==> wip/lagoon: inputs <==
==> flow/design.v <==
module sig_altmult_add
(
	input signed [15:0] dataa, datab, datac, datad,
	input 		clock, aclr,
	output reg 	[32:0] result
);
	reg signed	[15:0] dataa_reg, datab_reg, datac_reg, datad_reg;
	reg signed	[31:0] mult0_result, mult1_result;
	always @ (posedge clock or posedge aclr) begin
    	if (aclr) begin
			dataa_reg <= {16{1'b0}};
			datab_reg <= {16{1'b0}};
			datac_reg <= {16{1'b0}};
			datad_reg <= {16{1'b0}};
			mult0_result <= {32{1'b0}};
			mult1_result <= {32{1'b0}};
			result <= {33{1'b0}};
		end
		else begin
			dataa_reg <= dataa;
			datab_reg <= datab;
			datac_reg <= datac;
			datad_reg <= datad;
			mult0_result <= dataa_reg * datab_reg;
			mult1_result <= datac_reg * datad_reg;
			result <= mult0_result + mult1_result;
		end
	end
endmodule
==> flow/run.sh <==
#!/bin/bash
# the make line also repeats each setting of config.mk as NAME=value (left out here)
make -C /OpenROAD-flow-scripts/flow DESIGN_CONFIG=/design/flow/config.mk WORK_HOME=/design/flow/orfs CLKGATE_MAP_FILE= finish
==> flow/config.mk <==
export PLATFORM = sky130hd
export DESIGN_NAME = sig_altmult_add
export DESIGN_NICKNAME = sig_altmult_add
export VERILOG_FILES = /design/flow/design.v
export SDC_FILE = /design/flow/constraint.sdc
export NUM_CORES = 4
export LEC_CHECK = 0
export ABC_AREA = 1
export CAP_MARGIN = 10
export CELL_PAD_IN_SITES_DETAIL_PLACEMENT = 2
export CELL_PAD_IN_SITES_GLOBAL_PLACEMENT = 3
export CORE_MARGIN = 5
export CORE_UTILIZATION = 47
export CTS_CLUSTER_DIAMETER = 60
export GPL_ROUTABILITY_DRIVEN = 1
export GPL_TIMING_DRIVEN = 0
export HOLD_SLACK_MARGIN = 0.15
export MAX_ROUTING_LAYER = met4
export MIN_ROUTING_LAYER = met2
export PLACE_DENSITY = 0.52
export SETUP_SLACK_MARGIN = 0.72
export SLEW_MARGIN = 20
==> flow/constraint.sdc <==
create_clock -name core_clock -period 5.24 [get_ports {clock}]
set_input_delay 1.0480 -clock core_clock [delete_from_list [all_inputs] [get_ports {clock}]]
set_output_delay 1.0480 -clock core_clock [all_outputs]
set_load 0.01 [all_outputs]
==> inputs of wip/zinc, as changes to wip/lagoon <==
- CAP_MARGIN: 10 -> 20
- CELL_PAD_IN_SITES_DETAIL_PLACEMENT: 2 -> unset
- CELL_PAD_IN_SITES_GLOBAL_PLACEMENT: 3 -> unset
- CORE_MARGIN: 5 -> 2
- CORE_UTILIZATION: 47 -> 68
- CTS_CLUSTER_DIAMETER: 60 -> unset
- CTS_CLUSTER_SIZE: unset -> 99
- GPL_ROUTABILITY_DRIVEN: 1 -> unset
- GPL_TIMING_DRIVEN: 0 -> unset
- HOLD_SLACK_MARGIN: 0.15 -> unset
- MAX_ROUTING_LAYER: met4 -> unset
- MIN_ROUTING_LAYER: met2 -> unset
- PLACE_DENSITY: 0.52 -> unset
- SETUP_SLACK_MARGIN: 0.72 -> unset
- TNS_END_PERCENT: unset -> 5
==> flow/constraint.sdc (replaced) <==
create_clock -name core_clock -period 4.01 [get_ports {clock}]
set_input_delay 0.8020 -clock core_clock [delete_from_list [all_inputs] [get_ports {clock}]]
set_output_delay 0.8020 -clock core_clock [all_outputs]
set_load 0.01 [all_outputs]
==> inputs of wip/nickel, as changes to wip/lagoon <==
- ABC_AREA: 1 -> unset
- CAP_MARGIN: 10 -> 20
- CELL_PAD_IN_SITES_DETAIL_PLACEMENT: 2 -> unset
- CELL_PAD_IN_SITES_GLOBAL_PLACEMENT: 3 -> unset
- CORE_MARGIN: 5 -> 2
- CORE_UTILIZATION: 47 -> 40
- CTS_CLUSTER_DIAMETER: 60 -> unset
- GPL_ROUTABILITY_DRIVEN: 1 -> unset
- GPL_TIMING_DRIVEN: 0 -> unset
- HOLD_SLACK_MARGIN: 0.15 -> unset
- MAX_ROUTING_LAYER: met4 -> unset
- MIN_ROUTING_LAYER: met2 -> unset
- PLACE_DENSITY: 0.52 -> unset
- SETUP_SLACK_MARGIN: 0.72 -> unset
==> flow/constraint.sdc (replaced) <==
create_clock -name core_clock -period 7.0 [get_ports {clock}]
set_input_delay 1.4000 -clock core_clock [delete_from_list [all_inputs] [get_ports {clock}]]
set_output_delay 1.4000 -clock core_clock [all_outputs]
set_load 0.01 [all_outputs]
==> inputs of wip/sierra, as changes to wip/lagoon <==
- CELL_PAD_IN_SITES_DETAIL_PLACEMENT: 2 -> 0
- CORE_ASPECT_RATIO: unset -> 0.5
- CORE_MARGIN: 5 -> 2
- CORE_UTILIZATION: 47 -> 34
- CTS_CLUSTER_DIAMETER: 60 -> 266
- CTS_CLUSTER_SIZE: unset -> 100
- GPL_ROUTABILITY_DRIVEN: 1 -> 0
- GPL_TIMING_DRIVEN: 0 -> unset
- HOLD_SLACK_MARGIN: 0.15 -> unset
- MAX_ROUTING_LAYER: met4 -> met5
- MIN_ROUTING_LAYER: met2 -> met1
- PLACE_DENSITY: 0.52 -> unset
- PLACE_DENSITY_LB_ADDON: unset -> 0.3
- SETUP_SLACK_MARGIN: 0.72 -> -0.52
- TNS_END_PERCENT: unset -> 10
==> notes <==
wip/nickel completed without violations. wip/sierra finished but fails on negative setup slack. wip/lagoon aborted during 3_1_place_gp_skip_io. wip/zinc finished with negative setup slack left.
Sequential share of layout area, lowest first: wip/zinc, wip/sierra, wip/nickel.
The lowest register-to-register slack belongs to wip/zinc, the highest to wip/nickel.
Against wip/sierra, the synthesized cell count of wip/nickel is smaller by 28%.
Between wip/nickel and wip/lagoon, the lower die area is in wip/lagoon (gap about 1.5%, measured against wip/lagoon).
Of wip/zinc and wip/nickel, wip/zinc has the higher non-clock buffer count (gap 343).
Via count: wip/zinc > wip/sierra > wip/nickel.
==> figures <==
| metric | wip/sierra | wip/lagoon | wip/nickel | wip/zinc |
|---|---|---|---|---|
| Tool warnings | 27 | - | 26 | 32 |
| Status | finished with violations | aborted with a tool error | no timing/DRC/antenna violations | finished with violations |
| Last stage reached | - | 3_1_place_gp_skip_io | - | - |
| Layout check failures | negative setup slack | - | - | negative setup slack |
| Top routing layer in use | met4 | - | met4 | met5 |
| Routed wire length on met3 | 1.87 mm | - | 2.72 mm | 12.7 mm |
| Setup WS post-layout | -0.319 ns | - | 0.332 ns | -1.67 ns |
| 1st-iter DRT viols | 937 | - | 895 | 3650 |
| Fraction of area in multi-input gates | 58.6% | - | 67.3% | 60.9% |
| Netlist Area Pre-Place | 0.0281 mm² | 0.0281 mm² | 0.0255 mm² | 0.0281 mm² |
| Number of maximum-capacitance violations | 0 | - | 0 | 0 |
| Sequential fraction of total cell area | 12.0% | - | 14.4% | 11.7% |
| Combinational gate area | 0.0197 mm² | - | 0.0189 mm² | 0.0213 mm² |


==> inputs of run a <==
Starts from the design.v that is shown in full above.
make LEC_CHECK=0 ABC_AREA=1 CAP_MARGIN=10 CELL_PAD_IN_SITES_DETAIL_PLACEMENT=2 CELL_PAD_IN_SITES_GLOBAL_PLACEMENT=3 CORE_MARGIN=5 CORE_UTILIZATION=47 CTS_CLUSTER_DIAMETER=60 GPL_ROUTABILITY_DRIVEN=1 GPL_TIMING_DRIVEN=0 HOLD_SLACK_MARGIN=0.15 MAX_ROUTING_LAYER=met5 MIN_ROUTING_LAYER=met2 PLACE_DENSITY_LB_ADDON=0.19 SETUP_SLACK_MARGIN=0.72 SLEW_MARGIN=20 finish   # period 3.95 ns
run.sh (not shown) runs the stock make flow with config.mk's settings and CLKGATE_MAP_FILE=.
==> inputs of run b, as changes to run a <==
Settings changed: ABC_AREA 1 to unset, CELL_PAD_IN_SITES_DETAIL_PLACEMENT 2 to 0, CELL_PAD_IN_SITES_GLOBAL_PLACEMENT 3 to unset, CORE_MARGIN 5 to 2, CORE_UTILIZATION 47 to 71, CTS_CLUSTER_DIAMETER 60 to 79, CTS_CLUSTER_SIZE set to 35, GPL_TIMING_DRIVEN 0 to unset, HOLD_SLACK_MARGIN 0.15 to unset, MIN_ROUTING_LAYER met2 to met1, PLACE_DENSITY_LB_ADDON 0.19 to 0.29.
==> flow/constraint.sdc (replaced) <==
create_clock -name core_clock -period 6.34 [get_ports {clock}]
set_input_delay 1.2680 -clock core_clock [delete_from_list [all_inputs] [get_ports {clock}]]
set_output_delay 1.2680 -clock core_clock [all_outputs]
set_load 0.01 [all_outputs]
==> inputs of run c, as changes to run a <==
Settings changed: ABC_AREA 1 to unset, CAP_MARGIN 10 to 20, CELL_PAD_IN_SITES_DETAIL_PLACEMENT 2 to unset, CELL_PAD_IN_SITES_GLOBAL_PLACEMENT 3 to unset, CORE_MARGIN 5 to 2, CORE_UTILIZATION 47 to 72, CTS_CLUSTER_DIAMETER 60 to unset, GPL_ROUTABILITY_DRIVEN 1 to unset, GPL_TIMING_DRIVEN 0 to unset, HOLD_SLACK_MARGIN 0.15 to unset, MAX_ROUTING_LAYER met5 to unset, MIN_ROUTING_LAYER met2 to unset, PLACE_DENSITY_LB_ADDON 0.19 to 0.01, SETUP_SLACK_MARGIN 0.72 to unset.
==> flow/constraint.sdc (replaced) <==
create_clock -name core_clock -period 5.92 [get_ports {clock}]
set_input_delay 1.1840 -clock core_clock [delete_from_list [all_inputs] [get_ports {clock}]]
set_output_delay 1.1840 -clock core_clock [all_outputs]
set_load 0.01 [all_outputs]
==> comparison <==
- Run c completed and failed the layout checks on negative setup slack. Run a ended with an error in global placement without I/O (3_1_place_gp_skip_io) on FLW-0024. Run b ran to the end with no violations.
- Clock skew: run c is lower than run b (0.010 ns).
- Flip-flop count is the same in run b and run c.
- Die area, highest first: run a, run b, run c.
- Of run b and run c, run b has the higher global-route usage (gap 0.62 points).
- Between run b and run c, the lower sequential share of layout area is in run b (gap 0.12 points).


==> inputs of job 641 <==
Starts from the design.v that is shown in full above.
make LEC_CHECK=0 CAP_MARGIN=20 CELL_PAD_IN_SITES_DETAIL_PLACEMENT=1 CELL_PAD_IN_SITES_GLOBAL_PLACEMENT=0 CORE_ASPECT_RATIO=0.77 CORE_MARGIN=6 CORE_UTILIZATION=37 CTS_CLUSTER_DIAMETER=267 GPL_TIMING_DRIVEN=1 HOLD_SLACK_MARGIN=0.16 MAX_ROUTING_LAYER=met4 PLACE_DENSITY_LB_ADDON=0.2 SETUP_SLACK_MARGIN=3.33 SLEW_MARGIN=10 finish   # period 11.5 ns
==> job 781: changes against job 641 <==
ABC_AREA = 0   (was unset)
CELL_PAD_IN_SITES_DETAIL_PLACEMENT = unset   (was 1)
CELL_PAD_IN_SITES_GLOBAL_PLACEMENT = unset   (was 0)
CORE_ASPECT_RATIO = 0.68   (was 0.77)
CORE_MARGIN = 2   (was 6)
CORE_UTILIZATION = 57   (was 37)
CTS_CLUSTER_DIAMETER = unset   (was 267)
CTS_CLUSTER_SIZE = 14   (was unset)
HOLD_SLACK_MARGIN = unset   (was 0.16)
MAX_ROUTING_LAYER = unset   (was met4)
MIN_ROUTING_LAYER = met1   (was unset)
PLACE_DENSITY_LB_ADDON = 0.03   (was 0.2)
SETUP_SLACK_MARGIN = unset   (was 3.33)
SLEW_MARGIN = 20   (was 10)
==> flow/constraint.sdc (replaced) <==
create_clock -name core_clock -period 9.8 [get_ports {clock}]
set_input_delay 1.9600 -clock core_clock [delete_from_list [all_inputs] [get_ports {clock}]]
set_output_delay 1.9600 -clock core_clock [all_outputs]
set_load 0.01 [all_outputs]
==> job 965: changes against job 641 <==
CELL_PAD_IN_SITES_DETAIL_PLACEMENT = unset   (was 1)
CELL_PAD_IN_SITES_GLOBAL_PLACEMENT = unset   (was 0)
CORE_ASPECT_RATIO = 0.5   (was 0.77)
CORE_MARGIN = 2   (was 6)
CORE_UTILIZATION = 45   (was 37)
CTS_CLUSTER_DIAMETER = 140   (was 267)
CTS_CLUSTER_SIZE = 100   (was unset)
GPL_ROUTABILITY_DRIVEN = 0   (was unset)
GPL_TIMING_DRIVEN = unset   (was 1)
MAX_ROUTING_LAYER = unset   (was met4)
PLACE_DENSITY_LB_ADDON = unset   (was 0.2)
SETUP_SLACK_MARGIN = unset   (was 3.33)
SLEW_MARGIN = 20   (was 10)
TNS_END_PERCENT = 35   (was unset)
==> flow/constraint.sdc (replaced) <==
create_clock -name core_clock -period 7.0 [get_ports {clock}]
set_input_delay 1.4000 -clock core_clock [delete_from_list [all_inputs] [get_ports {clock}]]
set_output_delay 1.4000 -clock core_clock [all_outputs]
set_load 0.01 [all_outputs]
==> job 3036: changes against job 641 <==
CELL_PAD_IN_SITES_DETAIL_PLACEMENT = unset   (was 1)
CELL_PAD_IN_SITES_GLOBAL_PLACEMENT = unset   (was 0)
CORE_ASPECT_RATIO = unset   (was 0.77)
CORE_MARGIN = 2   (was 6)
CORE_UTILIZATION = 59   (was 37)
CTS_CLUSTER_DIAMETER = unset   (was 267)
GPL_TIMING_DRIVEN = unset   (was 1)
HOLD_SLACK_MARGIN = unset   (was 0.16)
MAX_ROUTING_LAYER = unset   (was met4)
PLACE_DENSITY_LB_ADDON = unset   (was 0.2)
SETUP_SLACK_MARGIN = unset   (was 3.33)
SLEW_MARGIN = 20   (was 10)
==> flow/constraint.sdc (replaced) <==
create_clock -name core_clock -period 4.63 [get_ports {clock}]
set_input_delay 0.9260 -clock core_clock [delete_from_list [all_inputs] [get_ports {clock}]]
set_output_delay 0.9260 -clock core_clock [all_outputs]
set_load 0.01 [all_outputs]
==> notes <==
- Job 3036 produced a layout that fails on negative setup slack. Job 641 completed without violations. Job 781 completed without violations. Job 965 finished with timing, DRC and antenna clean.
- Design area: job 3036 > job 965 > job 641 > job 781.
- Sequential share of layout area: job 781 > job 641 > job 965 > job 3036.
- Critical path depth is the same in job 641 and job 781.
